==> 01-19: inputs <==
==> flow/design.v <==
module RstGen(
    input           clk,
    input           asrst_n,
    output wire     srst_n
);
reg  asrst_n_d1, asrst_n_d2;
always @(posedge clk or negedge asrst_n) begin
    if (!asrst_n) begin
        asrst_n_d1 <= 1'b0;
        asrst_n_d2 <= 1'b0;
    end
    else begin
        asrst_n_d1 <= asrst_n;
        asrst_n_d2 <= asrst_n_d1;
    end
end
assign srst_n = asrst_n_d2;
endmodule
module RoundRobinArbiter(
    input wire clk,
    input wire asrst,            
    input wire en,
    input wire [2:0] req_vld,
    output reg [2:0] o_grant
);
reg [2:0] last_grant;            
always @(*) begin
    if (en)
        case (last_grant)
            'b001: begin
                if      (req_vld[1]) o_grant = 3'b010;
                else if (req_vld[2]) o_grant = 3'b100;
                else if (req_vld[0]) o_grant = 3'b001;
                else                 o_grant = 3'b000;
            end
            'b010: begin
                if      (req_vld[2]) o_grant = 3'b100;
                else if (req_vld[0]) o_grant = 3'b001;
                else if (req_vld[1]) o_grant = 3'b010;
                else                 o_grant = 3'b000;
            end
            'b100: begin
                if      (req_vld[0]) o_grant = 3'b001;
                else if (req_vld[1]) o_grant = 3'b010;
                else if (req_vld[2]) o_grant = 3'b100;
                else                 o_grant = 3'b000;
            end
            default: o_grant <= 3'b000;
        endcase
    else
        o_grant <= 3'b000;
end
always @(posedge clk or posedge asrst) begin
    if (asrst) last_grant <= 'b100;
    else if (en && (| req_vld)) begin
        last_grant <= o_grant;
    end
end
endmodule
module SyncFIFO #(
    parameter DEPTH = 192,
    parameter WIDTH = 8
)(
    input                           clk,
    input                           asrst,   
    input                           wren,    
    input           [WIDTH-1:0]     wrdata,  
    output   wire                   full,    
    input                           rden,    
    output   reg    [WIDTH-1:0]     rddata,  
    output   wire                   empty    
);
localparam ADDR_WIDTH = $clog2(DEPTH);       
reg  [WIDTH-1:0] mem [0:DEPTH-1];            
reg  [ADDR_WIDTH-1:0] wrptr;                 
reg  [ADDR_WIDTH-1:0] rdptr;
reg  [ADDR_WIDTH:0] cnt;                     
always @(posedge clk or posedge asrst) begin
    if (asrst) begin
        rdptr  <= 'd0;
        rddata <= 'd0;
    end 
    else if (rden && !empty) begin
        rddata <= mem[rdptr];
        if (rdptr < DEPTH - 1) 
            rdptr <= rdptr + 'd1;
        else rdptr <= 'd0;
    end
end
always @(posedge clk or posedge asrst) begin
    if (asrst) begin
        wrptr <= 'd0;
    end 
    else if (wren && !full) begin
        mem[wrptr] <= wrdata;
        if (wrptr < DEPTH - 1) 
            wrptr <= wrptr + 'd1;
        else wrptr <= 'd0;
    end
end
always @(posedge clk or posedge asrst) begin
    if (asrst) 
        cnt <= 'd0;
    else if ((wren && !full) && !(rden && !empty))
        cnt <= cnt + 'd1;
    else if (!(wren && !full) && (rden && !empty))
        cnt <= cnt - 'd1;
end
assign full = (cnt == DEPTH);
assign empty = (cnt == 0);
endmodule
module SyncFIFO_Bypass #(
    parameter   DEPTH = 8,
    parameter   WIDTH = 64
)(
    input                       CLK,
    input                       Reset,       
    input                       i_WrEn,      
    input       [WIDTH-1:0]     i_WrData,    
    output wire                 o_Valid,     
    output wire [WIDTH-1:0]     o_Data,
    input                       i_Grant,
    output wire                 o_Grant
);
wire                    fifo_wren, fifo_rden;
wire                    fifo_empty;
wire  [WIDTH-1:0]       fifo_wrdata, fifo_rddata;
reg   [WIDTH-1:0]       i_WrData_reg;        
reg                     i_Grant_reg;         
reg                     fifo_empty_reg;      
always @(posedge CLK) begin
    i_WrData_reg <= i_WrData;
    i_Grant_reg  <= i_Grant;
    fifo_empty_reg <= fifo_empty;
end
assign o_Valid = i_Grant_reg;
assign fifo_wren = (i_WrEn && i_Grant && fifo_empty) ? 0 : i_WrEn;
assign fifo_wrdata = i_WrData;
assign fifo_rden = i_Grant;
assign o_Grant = fifo_empty ? i_WrEn : 1;
assign o_Data  = (i_Grant_reg && fifo_empty_reg) ? i_WrData_reg : fifo_rddata;
SyncFIFO #(
    .DEPTH      ( DEPTH         ),
    .WIDTH      ( WIDTH         )
)u_SyncFIFO(
    .clk        ( CLK           ),
    .asrst      ( Reset         ),
    .wren       ( fifo_wren     ),
    .wrdata     ( fifo_wrdata   ),
    .full       (               ),
    .rden       ( fifo_rden     ),
    .rddata     ( fifo_rddata   ),
    .empty      ( fifo_empty    )
);
endmodule
module PassC #(
    parameter WIDTH = 8
)(
    input                       CLK,
    input                       Reset,       
    input                       i_WrEn,      
    input       [WIDTH-1:0]     i_WrData,    
    output reg                  o_Valid,     
    output reg  [WIDTH-1:0]     o_Data,
    input                       i_Grant,
    output wire                 o_Grant
);
assign o_Grant = i_WrEn;
always @(posedge CLK or posedge Reset) begin
    if (Reset)
        o_Valid <= 'd0;
    else
        o_Valid <= i_Grant;
end
always @(posedge CLK or posedge Reset) begin
    if (Reset)
        o_Data  <= 'd0;
    else if (i_Grant)
        o_Data  <= i_WrData;
end
endmodule
module ArbTop #(
    parameter   FIFO_DEPTH = 8,
    parameter   WIDTH = 64
)(
    input                       CLK,
    input                       ASynReset_N,
    input                       i_DataValid_A, i_DataValid_B, i_DataValid_C,
    input       [WIDTH-1:0]     i_DataIn_A,    i_DataIn_B,    i_DataIn_C,
    input                       i_DataGrant_D,
    output wire                 o_DataValid_D,
    output wire [WIDTH-1:0]     o_DataOut_D,
    output wire                 o_DataGrant_A, o_DataGrant_B, o_DataGrant_C
);
wire                SynReset_N;
wire  [2:0]         arb_req, arb_grant;
wire                PassA_DataVld, PassB_DataVld, PassC_DataVld;
wire  [WIDTH-1:0]   PassA_Data,    PassB_Data,    PassC_Data;
assign {o_DataGrant_C, o_DataGrant_B, o_DataGrant_A} = arb_grant;
assign o_DataValid_D = (PassA_DataVld || PassB_DataVld || PassC_DataVld);
assign o_DataOut_D = PassA_DataVld ? PassA_Data :
                     PassB_DataVld ? PassB_Data :
                     PassC_DataVld ? PassC_Data :
                     0;
RstGen u_RstGen(
    .clk        ( CLK           ),
    .asrst_n    ( ASynReset_N   ),
    .srst_n     ( SynReset_N    )
);
RoundRobinArbiter u_RoundRobinArbiter(
    .clk        ( CLK           ),
    .asrst      ( ~SynReset_N   ),
    .en         ( i_DataGrant_D ),
    .req_vld    ( arb_req       ),
    .o_grant    ( arb_grant     )
);
SyncFIFO_Bypass #(
    .DEPTH      ( FIFO_DEPTH    ),
    .WIDTH      ( WIDTH         )
) u_PassA (
    .CLK        ( CLK           ),
    .Reset      ( ~SynReset_N   ),
    .i_Grant    ( arb_grant[0]  ),
    .i_WrEn     ( i_DataValid_A ),
    .i_WrData   ( i_DataIn_A    ),
    .o_Grant    ( arb_req[0]    ),
    .o_Valid    ( PassA_DataVld ),
    .o_Data     ( PassA_Data    )
);
SyncFIFO_Bypass #(
    .DEPTH      ( FIFO_DEPTH    ),
    .WIDTH      ( WIDTH         )
) u_PassB (
    .CLK        ( CLK           ),
    .Reset      ( ~SynReset_N   ),
    .i_Grant    ( arb_grant[1]  ),
    .i_WrEn     ( i_DataValid_B ),
    .i_WrData   ( i_DataIn_B    ),
    .o_Grant    ( arb_req[1]    ),
    .o_Valid    ( PassB_DataVld ),
    .o_Data     ( PassB_Data    )
);
PassC #(
    .WIDTH      ( WIDTH         )
)u_PassC (
    .CLK        ( CLK           ),
    .Reset      ( ~SynReset_N   ),
    .i_Grant    ( arb_grant[2]  ),
    .i_WrEn     ( i_DataValid_C ),
    .i_WrData   ( i_DataIn_C    ),
    .o_Grant    ( arb_req[2]    ),
    .o_Valid    ( PassC_DataVld ),
    .o_Data     ( PassC_Data    )
);
endmodule
==> flow/run.sh <==
#!/bin/bash
# the make line also repeats each setting of config.mk as NAME=value (left out here)
make -C /OpenROAD-flow-scripts/flow DESIGN_CONFIG=/design/flow/config.mk WORK_HOME=/design/flow/orfs CLKGATE_MAP_FILE= finish
==> flow/config.mk <==
export PLATFORM = sky130hd
export DESIGN_NAME = ArbTop
export DESIGN_NICKNAME = ArbTop
export VERILOG_FILES = /design/flow/design.v
export SDC_FILE = /design/flow/constraint.sdc
export NUM_CORES = 4
export LEC_CHECK = 0
export CAP_MARGIN = 20
export CORE_MARGIN = 3
export CORE_UTILIZATION = 61
export CTS_CLUSTER_SIZE = 36
export PLACE_DENSITY = 0.59
export SETUP_SLACK_MARGIN = 0.19
export SLEW_MARGIN = 0
==> flow/constraint.sdc <==
create_clock -name core_clock -period 2.91 [get_ports {CLK}]
set_input_delay 0.5820 -clock core_clock [delete_from_list [all_inputs] [get_ports {CLK}]]
set_output_delay 0.5820 -clock core_clock [all_outputs]
set_load 0.01 [all_outputs]
==> 07-09 (differences from 01-19) <==
ABC_AREA = 1   (was not set)
CELL_PAD_IN_SITES_DETAIL_PLACEMENT = 1   (was not set)
CORE_MARGIN = 5   (was 3)
CORE_UTILIZATION = 40   (was 61)
CTS_CLUSTER_SIZE = 67   (was 36)
GPL_ROUTABILITY_DRIVEN = 1   (was not set)
PLACE_DENSITY = not set   (was 0.59)
SETUP_SLACK_MARGIN = 0.61   (was 0.19)
SLEW_MARGIN = 25   (was 0)
TNS_END_PERCENT = 10   (was not set)
==> flow/constraint.sdc (replaced) <==
create_clock -name core_clock -period 6.0 [get_ports {CLK}]
set_input_delay 1.2000 -clock core_clock [delete_from_list [all_inputs] [get_ports {CLK}]]
set_output_delay 1.2000 -clock core_clock [all_outputs]
set_load 0.01 [all_outputs]
==> 02-27 (differences from 01-19) <==
ABC_AREA = 1   (was not set)
CORE_MARGIN = 2   (was 3)
CORE_UTILIZATION = 72   (was 61)
CTS_CLUSTER_SIZE = 100   (was 36)
PLACE_DENSITY = 0.42   (was 0.59)
SETUP_SLACK_MARGIN = not set   (was 0.19)
SLEW_MARGIN = 20   (was 0)
==> flow/constraint.sdc (replaced) <==
create_clock -name core_clock -period 4.02 [get_ports {CLK}]
set_input_delay 0.8040 -clock core_clock [delete_from_list [all_inputs] [get_ports {CLK}]]
set_output_delay 0.8040 -clock core_clock [all_outputs]
set_load 0.01 [all_outputs]
==> flow_metrics.tcl <==
# metrics dict for downstream scripts
set metrics [dict create \
    dpl.hpwl_mm 86.4 \
    so_faults "setup timing" \
    path_cells "buf_12, buf_12, buf_16, buf_12, mux2_4, a221oi_4, a21oi_2, buf_2" \
    setup_ws_ns -0.169 \
    grtUsageTotal_pct 31.6 \
    ys_chip_area_sq_mm 0.0519 \
    finalSetupViolations 45 \
    endpoint "o_DataOut_D[14]" \
    status "failed layout checks" \
]
the above is filed under 01-19

==> flow_metrics.tcl <==
# metrics dict for downstream scripts
set metrics [dict create \
    status "finished clean" \
    ys_chip_area_sq_mm 0.0528 \
    grtUsageTotal_pct 38.7 \
    path_cells "buf_4, o21ai_0, a32oi_1, clkdlybuf4s50_1" \
    finalSetupViolations 0 \
    endpoint "o_DataOut_D[44]" \
]
the above is filed under 02-27

==> flow_metrics.tcl <==
# metrics dict for downstream scripts
set metrics [dict create \
    setup_ws_ns 1.13 \
    finalSetupViolations 0 \
    ys_chip_area_sq_mm 0.0528 \
    status "finished clean" \
    grtUsageTotal_pct 22.5 \
    dpl.hpwl_mm 99.3 \
]
the above is filed under 07-09


* * *

==> run R: inputs <==
Starts from the design.v that is shown in full above.
make LEC_CHECK=0 CAP_MARGIN=40 CORE_ASPECT_RATIO=0.9 CORE_MARGIN=2 CORE_UTILIZATION=72 CTS_CLUSTER_DIAMETER=396 CTS_CLUSTER_SIZE=17 PLACE_DENSITY_LB_ADDON=0.0 SETUP_SLACK_MARGIN=0.79 SLEW_MARGIN=20 TNS_END_PERCENT=10 finish   # period 2.74 ns
run.sh (not shown) runs the stock make flow with config.mk's settings and CLKGATE_MAP_FILE=.
==> run E: changes against run R <==
- CAP_MARGIN: 40 -> 20
- CORE_ASPECT_RATIO: 0.9 -> default
- CORE_MARGIN: 2 -> 5
- CORE_UTILIZATION: 72 -> 40
- CTS_CLUSTER_DIAMETER: 396 -> default
- CTS_CLUSTER_SIZE: 17 -> 67
- GPL_ROUTABILITY_DRIVEN: default -> 0
- PLACE_DENSITY_LB_ADDON: 0.0 -> default
- SETUP_SLACK_MARGIN: 0.79 -> default
- TNS_END_PERCENT: 10 -> default
==> flow/constraint.sdc (replaced) <==
create_clock -name core_clock -period 6.0 [get_ports {CLK}]
set_input_delay 1.2000 -clock core_clock [delete_from_list [all_inputs] [get_ports {CLK}]]
set_output_delay 1.2000 -clock core_clock [all_outputs]
set_load 0.01 [all_outputs]
==> run P: changes against run R <==
- CAP_MARGIN: 40 -> 20
- CORE_ASPECT_RATIO: 0.9 -> default
- CORE_UTILIZATION: 72 -> 40
- CTS_CLUSTER_DIAMETER: 396 -> default
- CTS_CLUSTER_SIZE: 17 -> default
- PLACE_DENSITY_LB_ADDON: 0.0 -> default
- SETUP_SLACK_MARGIN: 0.79 -> default
- TNS_END_PERCENT: 10 -> default
==> flow/constraint.sdc (replaced) <==
create_clock -name core_clock -period 4.93 [get_ports {CLK}]
set_input_delay 0.9860 -clock core_clock [delete_from_list [all_inputs] [get_ports {CLK}]]
set_output_delay 0.9860 -clock core_clock [all_outputs]
set_load 0.01 [all_outputs]
==> comparison table <==
quantity	run P	run R	run E
Run status	finished clean	failed layout checks	finished clean
Reasons for failing layout checks	-	setup timing	-
Height of the die	364.0 um	258.6 um	370.0 um
Initial antenna violation count	33	11	29
Depth of the most critical reg-to-reg path	11	13	11
Placeable core region	129200 um2	71450 um2	129200 um2
WP depth	5	7	5
Tot Pwr	26.13 mW	44.52 mW	21.80 mW
Area of all sequential standard cells	38870 um2	38870 um2	38870 um2
Average wire per standard cell	27.19 um	34.72 um	27.50 um
Synthesis-to-layout area growth	18.47%	22.81%	18.43%
Final Hold Slack	0.2989 ns	0.09369 ns	0.1524 ns
Worst EP required	3.94 ns	2.19 ns	4.80 ns
Vias in the first global route	28.92k	32.22k	29.08k
Num rows	132	93	132
Power consumed by sequential cells	13.8 mW	24.7 mW	11.3 mW
NetSw	6.057 mW	11.17 mW	5.036 mW
Routed vias/inst	5.648	7.418	5.598
Die area	132500 um2	74180 um2	136900 um2
Met3 track demand over resource	4.667%	9.252%	4.497%
Met2 Resource Use GR	32.36%	60.18%	31.21%
Logic power comb	2.18 mW	6.54 mW	1.80 mW
Placer's final routability congestion estimate	0.8294	0.9101	-
Max FO, Critical Path	14	2	14
DP Cell Count	4889	4244	4865

* * *

==> job 5326 <==
RTL: the design.v shown in full above, as it stands there.
export LEC_CHECK = 0
export CAP_MARGIN = 40
export CORE_MARGIN = 2
export CORE_UTILIZATION = 72
export CTS_CLUSTER_SIZE = 18
export SETUP_SLACK_MARGIN = -0.21
export SLEW_MARGIN = 20
export TNS_END_PERCENT = 80
create_clock -name core_clock -period 2.74 [get_ports {CLK}]
==> inputs of job 1418, as changes to job 5326 <==
Settings changed: ABC_AREA set to 1, CAP_MARGIN 40 to 20, CTS_CLUSTER_DIAMETER set to 221, CTS_CLUSTER_SIZE 18 to unset, SETUP_SLACK_MARGIN -0.21 to unset, TNS_END_PERCENT 80 to unset.
==> inputs of job 3863, as changes to job 5326 <==
Settings changed: CTS_CLUSTER_DIAMETER set to 360, HOLD_SLACK_MARGIN set to 0.29, SETUP_SLACK_MARGIN -0.21 to 0.21, TNS_END_PERCENT 80 to unset.
==> impl_metrics.yaml <==
# physical design summary
final_layout:
  nNonClkBuffers: 586
grt:
  met2_usage_pct: 60.4
run_status:
  so_faults: "negative setup slack"
  status: "failed layout checks"
floorplanning:
  num_rows: 98
yosys:
  xor_share_pct: 0.169
final_timing:
  setup_violations: 63
  setup_ws_ps: -223
  fmax_mhz: 338
clock_tree:
  cts_buffers: 86
power_and_ir_drop:
  seqPwrFrac_pct: 56.5
Source of the figures above: job 3863

==> impl_metrics.yaml <==
# physical design summary
run_status:
  status: "failed layout checks"
  so_faults: "negative setup slack"
floorplanning:
  num_rows: 98
  ios: 266
final_layout:
  nNonClkBuffers: 519
  final_nets: 3679
power_and_ir_drop:
  seqPwrFrac_pct: 51.0
clock_tree:
  cts_buffers: 135
final_timing:
  setup_violations: 314
  setup_ws_ps: -353
yosys:
  xor_share_pct: 0.169
grt:
  met2_usage_pct: 62.5
Source of the figures above: job 5326

==> impl_metrics.yaml <==
# physical design summary
run_status:
  status: "failed layout checks"
  so_faults: "negative setup slack"
final_timing:
  fmax_mhz: 340
  setup_violations: 37
  setup_ws_ps: -203
final_layout:
  nNonClkBuffers: 531
clock_tree:
  cts_buffers: 135
Source of the figures above: job 1418

Power and IR drop assume default switching activity.
